==> inputs of job 6506 <==
## MazeRunner
module MazeRunner(clk,RST_n,SS_n,MOSI,MISO,SCLK,PWMR,PWML,
                  DIRR,DIRL,IR_EN,BMPL_n,BMPR_n,buzz,
				  buzz_n,RX,LED);
Settings: LEC_CHECK=0, CAP_MARGIN=20, CELL_PAD_IN_SITES_GLOBAL_PLACEMENT=3, CORE_ASPECT_RATIO=1.61, CORE_MARGIN=5, CORE_UTILIZATION=55, GPL_TIMING_DRIVEN=0, MAX_ROUTING_LAYER=met4, PLACE_DENSITY_LB_ADDON=0.28, SETUP_SLACK_MARGIN=-0.28, SLEW_MARGIN=0; clock period 10.8 ns.
run.sh (not shown) runs the stock make flow with config.mk's settings and CLKGATE_MAP_FILE=.
==> job 1630: changes against job 6506 <==
- ABC_AREA: unset -> 1
- CELL_PAD_IN_SITES_GLOBAL_PLACEMENT: 3 -> unset
- CORE_ASPECT_RATIO: 1.61 -> unset
- CORE_MARGIN: 5 -> 2
- CORE_UTILIZATION: 55 -> 72
- CTS_CLUSTER_SIZE: unset -> 74
- GPL_TIMING_DRIVEN: 0 -> unset
- MAX_ROUTING_LAYER: met4 -> unset
- PLACE_DENSITY: unset -> 0.37
- PLACE_DENSITY_LB_ADDON: 0.28 -> unset
- SETUP_SLACK_MARGIN: -0.28 -> unset
- SLEW_MARGIN: 0 -> 20
==> flow/constraint.sdc (replaced) <==
create_clock -name core_clock -period 5.0 [get_ports {clk}]
set_input_delay 1.0000 -clock core_clock [delete_from_list [all_inputs] [get_ports {clk}]]
set_output_delay 1.0000 -clock core_clock [all_outputs]
set_load 0.01 [all_outputs]
==> job 4024: changes against job 6506 <==
- ABC_AREA: unset -> 1
- CELL_PAD_IN_SITES_GLOBAL_PLACEMENT: 3 -> unset
- CORE_ASPECT_RATIO: 1.61 -> unset
- CORE_MARGIN: 5 -> 2
- CORE_UTILIZATION: 55 -> 72
- GPL_TIMING_DRIVEN: 0 -> unset
- MAX_ROUTING_LAYER: met4 -> unset
- PLACE_DENSITY: unset -> 0.65
- PLACE_DENSITY_LB_ADDON: 0.28 -> unset
- SETUP_SLACK_MARGIN: -0.28 -> 0.01
- SLEW_MARGIN: 0 -> 20
==> flow/constraint.sdc (replaced) <==
create_clock -name core_clock -period 4.72 [get_ports {clk}]
set_input_delay 0.9440 -clock core_clock [delete_from_list [all_inputs] [get_ports {clk}]]
set_output_delay 0.9440 -clock core_clock [all_outputs]
set_load 0.01 [all_outputs]
==> comparison table <==
Run status: job 6506 stopped before the end; job 4024 failed layout checks; job 1630 failed layout checks
Stage where the flow stopped: job 6506 global placement without I/O; job 4024 -; job 1630 -
Violated checks: job 6506 -; job 4024 negative setup slack; job 1630 negative setup slack
Fill cell count: job 6506 -; job 4024 1,494; job 1630 1,518
Number of standard cells in the final layout excluding fillers: job 6506 -; job 4024 3,193; job 1630 3,186
Top power consumer group: job 6506 -; job 4024 registers; job 1630 registers
Unrepaired setup endpoints after global routing: job 6506 -; job 4024 yes; job 1630 yes
Capture instance of the worst register-to-register path: job 6506 -; job 4024 iPID.D_term_flopped[14]; job 1630 iPID.D_term_flopped[14]
Fraction of the mapped netlist area in adder cells: job 6506 11.27%; job 4024 11.09%; job 1630 11.09%
Worst rel slew slack: job 6506 -; job 4024 23.90%; job 1630 28.15%
Smallest hold slack: job 6506 -; job 4024 301.1 ps; job 1630 308.8 ps
Mux frac, synth: job 6506 2.080%; job 4024 0.1455%; job 1630 0.1455%
Core Util at FP: job 6506 55.31%; job 4024 73.07%; job 1630 73.07%
Multi-input logic cell count: job 6506 -; job 4024 1,675; job 1630 1,675
Number of resized instances in the post-cts repair step: job 6506 -; job 4024 94; job 1630 60
Flip-flops: job 6506 -; job 4024 409; job 1630 409
Register area: job 6506 -; job 4024 10,410 um^2; job 1630 10,410 um^2
Final worst-path cycle share: job 6506 -; job 4024 123.8%; job 1630 117.4%
Power drawn by the sequential cells: job 6506 -; job 4024 3.69 mW; job 1630 3.48 mW
Clock latency at the later pin of the worst-skew pair: job 6506 -; job 4024 560 ps; job 1630 560 ps
Cells in synth_stat.txt: job 6506 2,176; job 4024 2,524; job 1630 2,524
Share of total power in combinational logic: job 6506 -; job 4024 2.0%; job 1630 1.9%
Horizontal extent of the die: job 6506 167.7 um; job 4024 180.2 um; job 1630 180.2 um
Required arrival time at the worst endpoint: job 6506 -; job 4024 5190 ps; job 1630 5480 ps
Fraction of the core area covered by cells at the end of the flow: job 6506 -; job 4024 87.98%; job 1630 87.93%
Synthesized instance count: job 6506 2,176; job 4024 2,524; job 1630 2,524
Residual DRC count: job 6506 -; job 4024 0; job 1630 0

==> inputs of job 3579 <==
Starting RTL as in the previous note.
// MazeRunner
module MazeRunner(clk,RST_n,SS_n,MOSI,MISO,SCLK,PWMR,PWML,
                  DIRR,DIRL,IR_EN,BMPL_n,BMPR_n,buzz,
				  buzz_n,RX,LED);
  input clk;		 
  input RST_n;		 
  output SS_n;		 
  output MOSI;		 
  output SCLK;		 
  input MISO;		 
  output PWMR;		 
  output PWML;		 
  output DIRR;		 
  output DIRL;		 
  output IR_EN;		 
  input BMPL_n;		 
  input BMPR_n;		 
  output buzz;		 
  output buzz_n;
  input RX;			 
  output [7:0] LED;	 
  wire rst_n;		 
  wire send_resp;	 
  wire cmd_rdy;		 
  wire [15:0] cmd;	 
  wire clr_cmd_rdy;	 
  wire [11:0] IR_R0,IR_R1,IR_R2,IR_R3;
  wire [11:0] IR_L0,IR_L1,IR_L2,IR_L3;
  wire moving;
  wire IR_vld;					 
  wire line_present;		 
  wire err_vld;				 
  wire go;
  wire [15:0] err_raw;		 
  wire [15:0] err_opn_lp;	 
  wire [15:0] error;		 
  wire signed [11:0] lft_spd,rght_spd;
  wire bmp_raw;				 
  localparam FAST_SIM = 1;		 
  rst_synch iRST(.clk(clk),.RST_n(RST_n),.rst_n(rst_n));
  mtr_drv iDRV(.clk(clk), .rst_n(rst_n), .lft_duty(lft_spd), .rght_duty(rght_spd), .DIRL(DIRL), .DIRR(DIRR), .PWML(PWML), .PWMR(PWMR));
  IR_intf #(.FAST_SIM(FAST_SIM)) iINTF(.clk(clk), .rst_n(rst_n), .IR_R0(IR_R0), .IR_R1(IR_R1), .IR_R2(IR_R2), .IR_R3(IR_R3), .IR_L0(IR_L0), .IR_L1(IR_L1), .IR_L2(IR_L2), .IR_L3(IR_L3), .IR_en(IR_EN), .IR_vld(IR_vld), .line_present(line_present), .SS_n(SS_n), .SCLK(SCLK), .MOSI(MOSI), .MISO(MISO));
  ...
clock: 5.12 ns
lec_check: 0
abc_area: 1
cap_margin: 20
core_margin: 2
core_utilization: 72
cts_cluster_size: 74
max_routing_layer: met4
place_density: 0.36
setup_slack_margin: 0.49
slew_margin: 20
==> job 1436: changes against job 3579 <==
Settings changed: PLACE_DENSITY 0.36 to 0.37, SETUP_SLACK_MARGIN 0.49 to 1.44.
==> results <==
Gr usage total: job 1436 38.2%; job 3579 35.0%
Slowest cell on the critical path: job 1436 sky130_fd_sc_hd__fa_1; job 3579 sky130_fd_sc_hd__fa_2
Number of ordinary and repair buffers in the finished layout: job 1436 286; job 3579 204
Outcome: job 1436 finished with violations; job 3579 finished with violations
Layout check failures: job 1436 setup timing; job 3579 setup timing
Total instance count after detailed placement: job 1436 3,000; job 3579 3,005
Fmax: job 1436 166 MHz; job 3579 166 MHz
Reg power frac: job 1436 48.8%; job 3579 49.8%
Most used cell, CP: job 1436 sky130_fd_sc_hd__nand2_2; job 3579 sky130_fd_sc_hd__buf_4
Final Setup Violations: job 1436 15; job 3579 13
CTS clock-pin slew for the worst setup and hold paths: job 1436 0.07 ns; job 3579 0.06 ns
#MultiIn Comb: job 1436 1,676; job 3579 1,675
Actual transition at the worst max-transition pin: job 1436 1.30 ns; job 3579 1.00 ns
Initial antenna violation count: job 1436 2; job 3579 1
Reg-to-Reg End: job 1436 iPID.D_term_flopped[13]; job 3579 iPID.D_term_flopped[12]
Net Sw Frac: job 1436 21.6%; job 3579 20.9%
Final critical-path required period: job 1436 6.02 ns; job 3579 6.04 ns
Initial detailed-routing violation count: job 1436 3,026; job 3579 1,716
Startpoint of the lowest-slack register-to-register path: job 1436 iCMDPROC.tmr[16]; job 3579 iCMDPROC.tmr[18]
NumNets Final: job 1436 2,998; job 3579 2,915
Count of vias placed by the detailed router: job 1436 21,389; job 3579 18,913
Proportion of cell area spent on the clock network: job 1436 5.46%; job 3579 5.56%
Average vias per placed instance: job 1436 6.60; job 3579 5.99
Combinational Power: job 1436 0.125 mW; job 3579 0.130 mW
Worst path arrival time: job 1436 6.49 ns; job 3579 6.50 ns
Wirelength per Cell: job 1436 23.8 um; job 3579 19.4 um

==> inputs of build 58 <==
MazeRunner again, from the RTL that the note above started with.
==> flow/config.mk <==
export PLATFORM = sky130hd
export DESIGN_NAME = MazeRunner
export DESIGN_NICKNAME = MazeRunner
export VERILOG_FILES = /design/flow/design.v
export SDC_FILE = /design/flow/constraint.sdc
export NUM_CORES = 4
export LEC_CHECK = 0
export ABC_AREA = 1
export CAP_MARGIN = 15
export CORE_MARGIN = 2
export CORE_UTILIZATION = 72
export CTS_CLUSTER_SIZE = 72
export PLACE_DENSITY = 0.37
export SETUP_SLACK_MARGIN = 0.52
export SLEW_MARGIN = 0
==> flow/constraint.sdc <==
create_clock -name core_clock -period 4.72 [get_ports {clk}]
set_input_delay 0.9440 -clock core_clock [delete_from_list [all_inputs] [get_ports {clk}]]
set_output_delay 0.9440 -clock core_clock [all_outputs]
set_load 0.01 [all_outputs]
==> trial 18: changes against build 58 <==
--- a/flow/config.mk
+++ b/flow/config.mk
@@ -8,8 +8,9 @@
 export ABC_AREA = 1
-export CAP_MARGIN = 15
+export CAP_MARGIN = 20
 export CORE_MARGIN = 2
 export CORE_UTILIZATION = 72
-export CTS_CLUSTER_SIZE = 72
-export PLACE_DENSITY = 0.37
-export SETUP_SLACK_MARGIN = 0.52
-export SLEW_MARGIN = 0
+export CTS_CLUSTER_DIAMETER = 268
+export CTS_CLUSTER_SIZE = 10
+export PLACE_DENSITY = 0.6
+export SETUP_SLACK_MARGIN = 1.88
+export SLEW_MARGIN = 20
==> flow/constraint.sdc (replaced) <==
create_clock -name core_clock -period 6.42 [get_ports {clk}]
set_input_delay 1.2840 -clock core_clock [delete_from_list [all_inputs] [get_ports {clk}]]
set_output_delay 1.2840 -clock core_clock [all_outputs]
set_load 0.01 [all_outputs]
==> trial 55: changes against build 58 <==
--- a/flow/config.mk
+++ b/flow/config.mk
@@ -8,8 +8,8 @@
 export ABC_AREA = 1
-export CAP_MARGIN = 15
+export CAP_MARGIN = 20
 export CORE_MARGIN = 2
 export CORE_UTILIZATION = 72
-export CTS_CLUSTER_SIZE = 72
-export PLACE_DENSITY = 0.37
-export SETUP_SLACK_MARGIN = 0.52
+export CTS_CLUSTER_DIAMETER = 25
+export PLACE_DENSITY_LB_ADDON = 0.19
+export SETUP_SLACK_MARGIN = 1.2
 export SLEW_MARGIN = 0
==> flow/constraint.sdc (replaced) <==
create_clock -name core_clock -period 5.09 [get_ports {clk}]
set_input_delay 1.0180 -clock core_clock [delete_from_list [all_inputs] [get_ports {clk}]]
set_output_delay 1.0180 -clock core_clock [all_outputs]
set_load 0.01 [all_outputs]
==> comparison <==
- Synthesized cell count is the same in build 58 and trial 55.
- Trial 18 finished clean. Trial 55 ended with an error in 5_1_grt, error GRT-0232. Build 58 produced a layout that fails on negative setup slack.
- Sequential share of layout area: build 58 is lower than trial 18 (0.85 points).
- In trial 18 the hold slack is worse than in build 58, by 0.014 ns.
- Against build 58, the utilization of trial 18 is lower by 1.9 points.
- Between trial 18 and build 58, the lower count of clock-buffer cells in the layout is in build 58 (gap 35).
- Of trial 18 and build 58, build 58 has the higher sequential power (gap about 27%, measured against build 58).
- Between trial 18 and build 58, the lower combinational power is in trial 18 (gap 32%, measured against build 58).
- Against trial 18, the via count of build 58 is higher by 2.6%.
- Of trial 18 and build 58, trial 18 has the higher worst setup slack (gap 1.5 ns).
- Of trial 18 and build 58, build 58 has the higher wire length (gap 2.1%, measured against build 58).
==> figures <==
|  | trial 55 | trial 18 | build 58 |
|---|---|---|---|
| Wire length on met1 | - | 22.5 mm | 22.5 mm |
| Total chip power | - | 5.19 mW | 7.13 mW |
| Filler cell count in the final layout | - | 1494 | 1323 |
| Vias after detailed routing | - | 18.9k | 19.4k |
| Path category of the worst min-delay check | - | reg -> reg | reg -> reg |
| Net switching power | - | 1.11 mW | 1.56 mW |
| Combinational share of power | - | 1.9% | 2.0% |
| Non-filler cells in the finished layout | - | 3168 | 3225 |
| Destination of the worst hold path | - | iRST.ff2$_DFF_NN0_ | iRST.ff2$_DFF_NN0_ |
| Worst setup slack before clock tree synthesis | -0.350 ns | 0.512 ns | -0.755 ns |
| Taps Inserted | - | 396 | 396 |
| Top metal layer carrying routed signals | - | met4 | met4 |
| Worst R2R Start | - | iPID.P_term_flopped[3]$_DFF_P_ | iCMDPROC.tmr[19]$_DFF_PN0_ |
| N_diodes | - | 0 | 0 |
| Util after Layout | - | 87.9% | 89.8% |
| Total Neg Setup Slack | - | 0 ns | -9.66 ns |
| Part of the total power dissipated in the clock network | - | 46.0% | 46.3% |
| Average wire length per cell after detail routing | - | 19.0 um | 19.0 um |
| Sw frac | - | 21.4% | 21.8% |
| Result of the run | did not finish | complete, no violations | finished with violations |
| Stage where the flow stopped | 5_1_grt | - | - |
| Violated checks | - | - | negative setup slack |
| Residual antenna-violating net count after detailed routing | - | 0 | 0 |
| Final-report max-slew violation count | - | 0 | 0 |
No activity file was given, so power comes from the tool's default toggle rates.
